==> try-indigo <==
==> flow/design.v <==
module encode_fsm(input logic [247:0] data, input logic clk_out, reset, start, output logic [61:0] coded_kmer, output logic coded_ready);
    always_ff @(posedge clk_out) begin
        if(reset==0) begin
            coded_ready<=0;
        end
        else if(start) begin  
            coded_kmer[ 0 ]<=data[ 1 ]^data[ 2 ];
            coded_kmer[ 2 ]<=data[ 9 ]^data[ 10 ];
            coded_kmer[ 4 ]<=data[ 17 ]^data[ 18 ];
            coded_kmer[ 6 ]<=data[ 25 ]^data[ 26 ];
            coded_kmer[ 8 ]<=data[ 33 ]^data[ 34 ];
            coded_kmer[ 10 ]<=data[ 41 ]^data[ 42 ];
            coded_kmer[ 12 ]<=data[ 49 ]^data[ 50 ];
            coded_kmer[ 14 ]<=data[ 57 ]^data[ 58 ];
            coded_kmer[ 16 ]<=data[ 65 ]^data[ 66 ];
            coded_kmer[ 18 ]<=data[ 73 ]^data[ 74 ];
            coded_kmer[ 20 ]<=data[ 81 ]^data[ 82 ];
            coded_kmer[ 22 ]<=data[ 89 ]^data[ 90 ];
            coded_kmer[ 24 ]<=data[ 97 ]^data[ 98 ];
            coded_kmer[ 26 ]<=data[ 105 ]^data[ 106 ];
            coded_kmer[ 28 ]<=data[ 113 ]^data[ 114 ];
            coded_kmer[ 30 ]<=data[ 121 ]^data[ 122 ];
            coded_kmer[ 32 ]<=data[ 129 ]^data[ 130 ];
            coded_kmer[ 34 ]<=data[ 137 ]^data[ 138 ];
            coded_kmer[ 36 ]<=data[ 145 ]^data[ 146 ];
            coded_kmer[ 38 ]<=data[ 153 ]^data[ 154 ];
            coded_kmer[ 40 ]<=data[ 161 ]^data[ 162 ];
            coded_kmer[ 42 ]<=data[ 169 ]^data[ 170 ];
            coded_kmer[ 44 ]<=data[ 177 ]^data[ 178 ];
            coded_kmer[ 46 ]<=data[ 185 ]^data[ 186 ];
            coded_kmer[ 48 ]<=data[ 193 ]^data[ 194 ];
            coded_kmer[ 50 ]<=data[ 201 ]^data[ 202 ];
            coded_kmer[ 52 ]<=data[ 209 ]^data[ 210 ];
            coded_kmer[ 54 ]<=data[ 217 ]^data[ 218 ];
            coded_kmer[ 56 ]<=data[ 225 ]^data[ 226 ];
            coded_kmer[ 58 ]<=data[ 233 ]^data[ 234 ];
            coded_kmer[ 60 ]<=data[ 241 ]^data[ 242 ];
            coded_kmer[ 1 ]<=data[ 2 ];
            coded_kmer[ 3 ]<=data[ 10 ];
            coded_kmer[ 5 ]<=data[ 18 ];
            coded_kmer[ 7 ]<=data[ 26 ];
            coded_kmer[ 9 ]<=data[ 34 ];
            coded_kmer[ 11 ]<=data[ 42 ];
            coded_kmer[ 13 ]<=data[ 50 ];
            coded_kmer[ 15 ]<=data[ 58 ];
            coded_kmer[ 17 ]<=data[ 66 ];
            coded_kmer[ 19 ]<=data[ 74 ];
            coded_kmer[ 21 ]<=data[ 82 ];
            coded_kmer[ 23 ]<=data[ 90 ];
            coded_kmer[ 25 ]<=data[ 98 ];
            coded_kmer[ 27 ]<=data[ 106 ];
            coded_kmer[ 29 ]<=data[ 114 ];
            coded_kmer[ 31 ]<=data[ 122 ];
            coded_kmer[ 33 ]<=data[ 130 ];
            coded_kmer[ 35 ]<=data[ 138 ];
            coded_kmer[ 37 ]<=data[ 146 ];
            coded_kmer[ 39 ]<=data[ 154 ];
            coded_kmer[ 41 ]<=data[ 162 ];
            coded_kmer[ 43 ]<=data[ 170 ];
            coded_kmer[ 45 ]<=data[ 178 ];
            coded_kmer[ 47 ]<=data[ 186 ];
            coded_kmer[ 49 ]<=data[ 194 ];
            coded_kmer[ 51 ]<=data[ 202 ];
            coded_kmer[ 53 ]<=data[ 210 ];
            coded_kmer[ 55 ]<=data[ 218 ];
            coded_kmer[ 57 ]<=data[ 226 ];
            coded_kmer[ 59 ]<=data[ 234 ];
            coded_kmer[ 61 ]<=data[ 242 ];
            coded_ready<=1;
        end
        else if(coded_ready) begin  
            coded_ready<=0;      
        end
    end
endmodule
module canonic_fsm(input logic clk_out, reset, coded_ready, input logic [61:0]coded_kmer, 
					  output logic [61:0]k_canon, output logic canon_ready);  
	logic [61:0]k;    
	logic state;  
	always_ff @(posedge clk_out) begin
		if(reset==0) begin
			state<=0;
		end
		else if(coded_ready) begin
			state<=1;
		end
		else if(canon_ready) begin
			state<=0;	
		end	
	end
    always_comb begin
        begin
			k[ 1 : 0 ]=~coded_kmer[ 61 : 60 ];
			k[ 3 : 2 ]=~coded_kmer[ 59 : 58 ];
			k[ 5 : 4 ]=~coded_kmer[ 57 : 56 ];
			k[ 7 : 6 ]=~coded_kmer[ 55 : 54 ];
			k[ 9 : 8 ]=~coded_kmer[ 53 : 52 ];
			k[ 11 : 10 ]=~coded_kmer[ 51 : 50 ];
			k[ 13 : 12 ]=~coded_kmer[ 49 : 48 ];
			k[ 15 : 14 ]=~coded_kmer[ 47 : 46 ];
			k[ 17 : 16 ]=~coded_kmer[ 45 : 44 ];
			k[ 19 : 18 ]=~coded_kmer[ 43 : 42 ];
			k[ 21 : 20 ]=~coded_kmer[ 41 : 40 ];
			k[ 23 : 22 ]=~coded_kmer[ 39 : 38 ];
			k[ 25 : 24 ]=~coded_kmer[ 37 : 36 ];
			k[ 27 : 26 ]=~coded_kmer[ 35 : 34 ];
			k[ 29 : 28 ]=~coded_kmer[ 33 : 32 ];
			k[ 31 : 30 ]=~coded_kmer[ 31 : 30 ];
			k[ 33 : 32 ]=~coded_kmer[ 29 : 28 ];
			k[ 35 : 34 ]=~coded_kmer[ 27 : 26 ];
			k[ 37 : 36 ]=~coded_kmer[ 25 : 24 ];
			k[ 39 : 38 ]=~coded_kmer[ 23 : 22 ];
			k[ 41 : 40 ]=~coded_kmer[ 21 : 20 ];
			k[ 43 : 42 ]=~coded_kmer[ 19 : 18 ];
			k[ 45 : 44 ]=~coded_kmer[ 17 : 16 ];
			k[ 47 : 46 ]=~coded_kmer[ 15 : 14 ];
			k[ 49 : 48 ]=~coded_kmer[ 13 : 12 ];
			k[ 51 : 50 ]=~coded_kmer[ 11 : 10 ];
			k[ 53 : 52 ]=~coded_kmer[ 9 : 8 ];
			k[ 55 : 54 ]=~coded_kmer[ 7 : 6 ];
			k[ 57 : 56 ]=~coded_kmer[ 5 : 4 ];
			k[ 59 : 58 ]=~coded_kmer[ 3 : 2 ];
			k[ 61 : 60 ]=~coded_kmer[ 1 : 0 ];
			if(k<coded_kmer) begin
				k_canon=k;
			end
			else begin
				k_canon=coded_kmer;  
			end
		end
		canon_ready=state;
    end                                                     
endmodule
module k_canon_to_hash_result_velocidad_3pasos(input logic clk_out, reset, canon_ready, input logic [61:0]k_canon,  
							  output logic [63:0] hash_result, output logic hash_ready);
    logic [63:0] k0, k1, k2, k3, k4, k5, k6;
	logic [8:0] state, nextstate;  
	logic [31:0] x0, x1, x2, x3, x4, x5,x6, x7, x8, x9, 
	             x0_, x1_, x2_, x3_, x4_, x5_,x6_, x7_, x8_, x9_;
	logic [18:0] y0, y1, y2, w0, w1, w2, n0, 
				 y0_, y1_, y2_, w0_, w1_, w2_, n0_;
	always_ff @(posedge clk_out) begin
		if(reset==0) begin
			state<=0;
			hash_ready<=0;
		end
		else if(canon_ready) begin
			state<=1;
		end  
		else if(state==0) begin
			hash_ready<=0;  
		end	 
		else if(state==1) begin
			state<=2;
		end  
		else if(state==2) begin
			state<=3;
		end  
		else if(state==3) begin
			state<=4;
		end  
		else if(state==4) begin
			state<=5;
		end  
		else if(state==5) begin
			state<=6;
		end  
		else if(state==6) begin
			state<=7;
		end  
		else if(state==7) begin
			state<=8;		
		end  
		else if(state==8) begin
			state<=9;
		end  
		else if(state==9) begin
			state<=10;
		end  
		else if(state==10) begin
			state<=11;
		end  
		else if(state==11) begin
			state<=12;
		end  
		else if(state==12) begin
			state<=13;
		end  
		else if(state==13) begin
			state<=14;
		end  
		else if(state==14) begin
			state<=0;
			hash_ready<=1;
		end  
	end  
	always_ff @(posedge clk_out) begin
	case(state)
		1: k0 <= k_canon>>33;
		2: k1 <= k0^k_canon;
		3: begin
			x0<=k1[15:0]*'b1000110011001101;
			x1<=k1[31:16]*'b1000110011001101;
			x2<=k1[15:0]*'b1110110101010101;
			x3<=k1[15:0]*'b1010111111010111;
			x4<=k1[31:16]*'b1110110101010101;
			x5<=k1[47:32]*'b1000110011001101;
			x6<=k1[15:0]*'b1111111101010001;
			x7<=k1[31:16]*'b1010111111010111;
			x8<=k1[47:32]*'b1110110101010101;
			x9<=k1[63:48]*'b1000110011001101;
		end
		4: begin
			y0<= x3[31:16]  + x4[31:16]  + x5[31:16];
			y1<= x6[15:0] + x7[15:0] + x8[15:0];
			w0<= x1[31:16] + x2[31:16] + x3[15:0];
			w1<= x4[15:0] + x5[15:0];
			n0<= x0[31:16] + x2[15:0] + x1[15:0];
			k2[15:0]<= x0[15:0];
		end
		5: begin
			y2<= y0 + y1 + x9[15:0];
			w2<= w0 + w1 + n0[17:16];
			k2[31:16]<=n0;
		end
		6: begin
			k2[63:48]<= y2 + w2[18:16];
			k2[47:32]<= w2;		
		end
		7: k3 <= k2>>33;
		8: k4 <= k3^k2;
		9: begin
			x0_<=k4[15:0]*'b1110110001010011;
			x1_<=k4[31:16]*'b1110110001010011;
			x2_<=k4[15:0]*'b0001101010000101;
			x3_<=k4[15:0]*'b1011100111111110;
			x4_<=k4[31:16]*'b0001101010000101;
			x5_<=k4[47:32]*'b1110110001010011;
			x6_<=k4[15:0]*'b1100010011001110;
			x7_<=k4[31:16]*'b1011100111111110;
			x8_<=k4[47:32]*'b0001101010000101;
			x9_<=k4[63:48]*'b1110110001010011;
		end
		10: begin
            y0_<= x3_[31:16]  + x4_[31:16]  + x5_[31:16];
			y1_<= x6_[15:0] + x7_[15:0] + x8_[15:0];
			w0_<= x1_[31:16] + x2_[31:16] + x3_[15:0];
			w1_<= x4_[15:0] + x5_[15:0];
			n0_<= x0_[31:16] + x2_[15:0] + x1_[15:0];
			k5[15:0]<= x0_[15:0];
		end
		11: begin
			y2_<= y0_ + y1_ + x9_[15:0];
			w2_<= w0_ + w1_ + n0_[17:16];
			k5[31:16]<=n0_;
        end
		12: begin
			k5[63:48]<= y2_ + w2_[18:16];
			k5[47:32]<= w2_;
		end
		13: k6 <= k5>>33;
		14: hash_result <= k6^k5;
	endcase
	end
endmodule: k_canon_to_hash_result_velocidad_3pasos
module ldz_position(input logic reset, clk_out, hash_ready, input logic [63:0]hash_result, input logic start,  
output logic [5:0]ldz, output logic ldz_ready, output logic [31:0] sum_ldz);
	logic state;  
	logic [63:0]Ms;
    logic [31:0] bits32;
    logic [15:0] bits16;
    logic [8:0] bits8;
    logic [3:0] bits4;
    logic [1:0] bits2; 
    logic bits[31:0];
	always_ff @(posedge clk_out) begin
	    if(reset==0) begin
            ldz_ready<= 0;
            sum_ldz<=0;
            state<=0;
        end
        else begin
		if(hash_ready) begin
			state<=1;
		end
		else begin
			state<=0;	
		end	
        if(state) begin
            ldz_ready<=1;
            sum_ldz<=sum_ldz+ldz;
        end
        else begin
            ldz_ready<=0;
        end
        end
	end 
    always_comb begin
        begin
			Ms[13:0]=14'b10000000000000;
			Ms[63:14]=hash_result[63:14];
			ldz[5]=(Ms[63:32]==0);  
			if(ldz[5])
				bits32= Ms[31:0];
			else
				bits32[31:0]= Ms[63:32];  
			ldz[4]= (bits32[31:16]==0);  
			 if(ldz[4])
				bits16=bits32[15:0]; 
			 else             
				bits16=bits32[31:16];  
			 ldz[3]=(bits16[15:8]==0);  
			 if(ldz[3])
				bits8=bits16[7:0];
			 else
				bits8=bits16[15:8];
			 ldz[2]=(bits8[7:4]==0);
			 if(ldz[2])
				bits4=bits8[3:0];  
			 else
				bits4=bits8[7:4];
			 ldz[1]=(bits4[3:2]==0); 
			 if(ldz[1])
				bits2=bits4[1:0];            
			 else
				bits2=bits4[3:2];			 
			 ldz[0]=(bits2[1]==0); 
		end
    end
endmodule: ldz_position
module kmer_hash_top(
    input  logic        clk_out,
    input  logic        reset,         
    input  logic        in_valid,
    input  logic [7:0]  in_char,
    output logic        in_ready,
    output logic        out_valid,
    output logic [63:0] out_hash,
    output logic [5:0]  out_ldz,
    output logic [31:0] out_sum
);
    logic [247:0] data;
    logic [4:0]   count;
    logic         busy;
    logic         start;
    logic [61:0]  coded_kmer;  logic coded_ready;
    logic [61:0]  k_canon;     logic canon_ready;
    logic [63:0]  hash_result; logic hash_ready;
    logic [5:0]   ldz;         logic ldz_ready;
    logic [31:0]  sum_ldz;
    assign in_ready = ~busy;
    always_ff @(posedge clk_out) begin
        if(reset==0) begin
            data<=0;
            count<=0;
            busy<=0;
            start<=0;
        end
        else begin
            start<=0;
            if(in_valid && !busy) begin
                if(in_char==8'b0) begin
                    data<=0;
                    count<=0;
                end
                else begin
                    data[247:8]<=data[239:0];
                    data[7:0]<=in_char;
                    if(count>=30) begin
                        count<=31;
                        start<=1;
                        busy<=1;
                    end
                    else begin
                        count<=count+1;
                    end
                end
            end
            else if(hash_ready) begin
                busy<=0;
            end
        end
    end
    encode_fsm f1(.data(data), .clk_out(clk_out), .reset(reset), .start(start),
                  .coded_kmer(coded_kmer), .coded_ready(coded_ready));
    canonic_fsm f2(.clk_out(clk_out), .reset(reset), .coded_ready(coded_ready),
                   .coded_kmer(coded_kmer), .k_canon(k_canon), .canon_ready(canon_ready));
    k_canon_to_hash_result_velocidad_3pasos f3(.clk_out(clk_out), .reset(reset),
                   .canon_ready(canon_ready), .k_canon(k_canon),
                   .hash_result(hash_result), .hash_ready(hash_ready));
    ldz_position f4(.reset(reset), .clk_out(clk_out), .hash_ready(hash_ready),
                    .hash_result(hash_result), .start(start),
                    .ldz(ldz), .ldz_ready(ldz_ready), .sum_ldz(sum_ldz));
    assign out_valid = ldz_ready;
    assign out_hash  = hash_result;
    assign out_ldz   = ldz;
    assign out_sum   = sum_ldz;
endmodule
==> flow/run.sh <==
#!/bin/bash
# the make line also repeats each setting of config.mk as NAME=value (left out here)
make -C /OpenROAD-flow-scripts/flow DESIGN_CONFIG=/design/flow/config.mk WORK_HOME=/design/flow/orfs CLKGATE_MAP_FILE= finish
==> flow/config.mk <==
export PLATFORM = sky130hd
export DESIGN_NAME = kmer_hash_top
export DESIGN_NICKNAME = kmer_hash_top
export VERILOG_FILES = /design/flow/design.v
export SDC_FILE = /design/flow/constraint.sdc
export NUM_CORES = 4
export LEC_CHECK = 0
export CAP_MARGIN = 40
export CORE_MARGIN = 2
export CORE_UTILIZATION = 72
export CTS_CLUSTER_DIAMETER = 29
export MAX_ROUTING_LAYER = met4
export PLACE_DENSITY_LB_ADDON = 0.22
export SETUP_SLACK_MARGIN = 1.66
export SLEW_MARGIN = 20
==> flow/constraint.sdc <==
create_clock -name core_clock -period 6.23 [get_ports {clk_out}]
set_input_delay 1.2460 -clock core_clock [delete_from_list [all_inputs] [get_ports {clk_out}]]
set_output_delay 1.2460 -clock core_clock [all_outputs]
set_load 0.01 [all_outputs]
==> inputs of try-nickel, as changes to try-indigo <==
Settings changed: CAP_MARGIN 40 to 20, CELL_PAD_IN_SITES_DETAIL_PLACEMENT set to 2, CORE_UTILIZATION 72 to 40, CTS_CLUSTER_DIAMETER 29 to unset, MAX_ROUTING_LAYER met4 to unset, MIN_ROUTING_LAYER set to met2, SETUP_SLACK_MARGIN 1.66 to unset, TNS_END_PERCENT set to 50.
==> flow/constraint.sdc (replaced) <==
create_clock -name core_clock -period 7.5 [get_ports {clk_out}]
set_input_delay 1.5000 -clock core_clock [delete_from_list [all_inputs] [get_ports {clk_out}]]
set_output_delay 1.5000 -clock core_clock [all_outputs]
set_load 0.01 [all_outputs]
==> summary.txt <==
Item: results of the latest flow run.

- The total power consumption of the routed design is 16.2 mW.
- The post-layout utilization of the core is 44.5%.
- The count of clock buffers in the final design is between 200 and 250.
- The post-placement worst setup slack is roughly 0.21 ns.
- The placed wire-length estimate after detailed placement is between 300000 and 400000 um.
- The number of global-route vias before repair is approximately 140k.
- The repair_antennas step left the layout with diodes totalling 76.
- The leakage component of the power was reported as between 60 and 70 nW.
- The flow ran to the end and the layout has no timing, DRC or antenna violations.
- The worst setup path endpoint is f3.x4[31].
- Summing over the stages, the warning tally comes to roughly 72.
That was try-nickel.
==> summary.txt <==
Item: results of the latest flow run.

- In this run the layout check failures are max-capacitance violations, max-slew violations, negative setup slack.
- The number of global-route vias before repair was approximately 97000.
- The max-slew violation count is 14.
- Cells fill between 80 and 90% of the core in the end.
- At the placement stage, the worst setup path has a slack of -0.135 ns.
- The count of clock buffers in the final design is about 340.
- The flow ran to the end, but the layout failed its checks.
- After layout, the worst setup slack is -0.606 ns.
- The count of endpoints failing setup in the final report is 29.
- Total power for the finished layout comes to roughly 26 mW.
- The number of maximum-capacitance constraint violations is 6.
- The logs give a warning total of 75.
That was try-indigo.
Power is estimated from default activity; no workload was simulated.
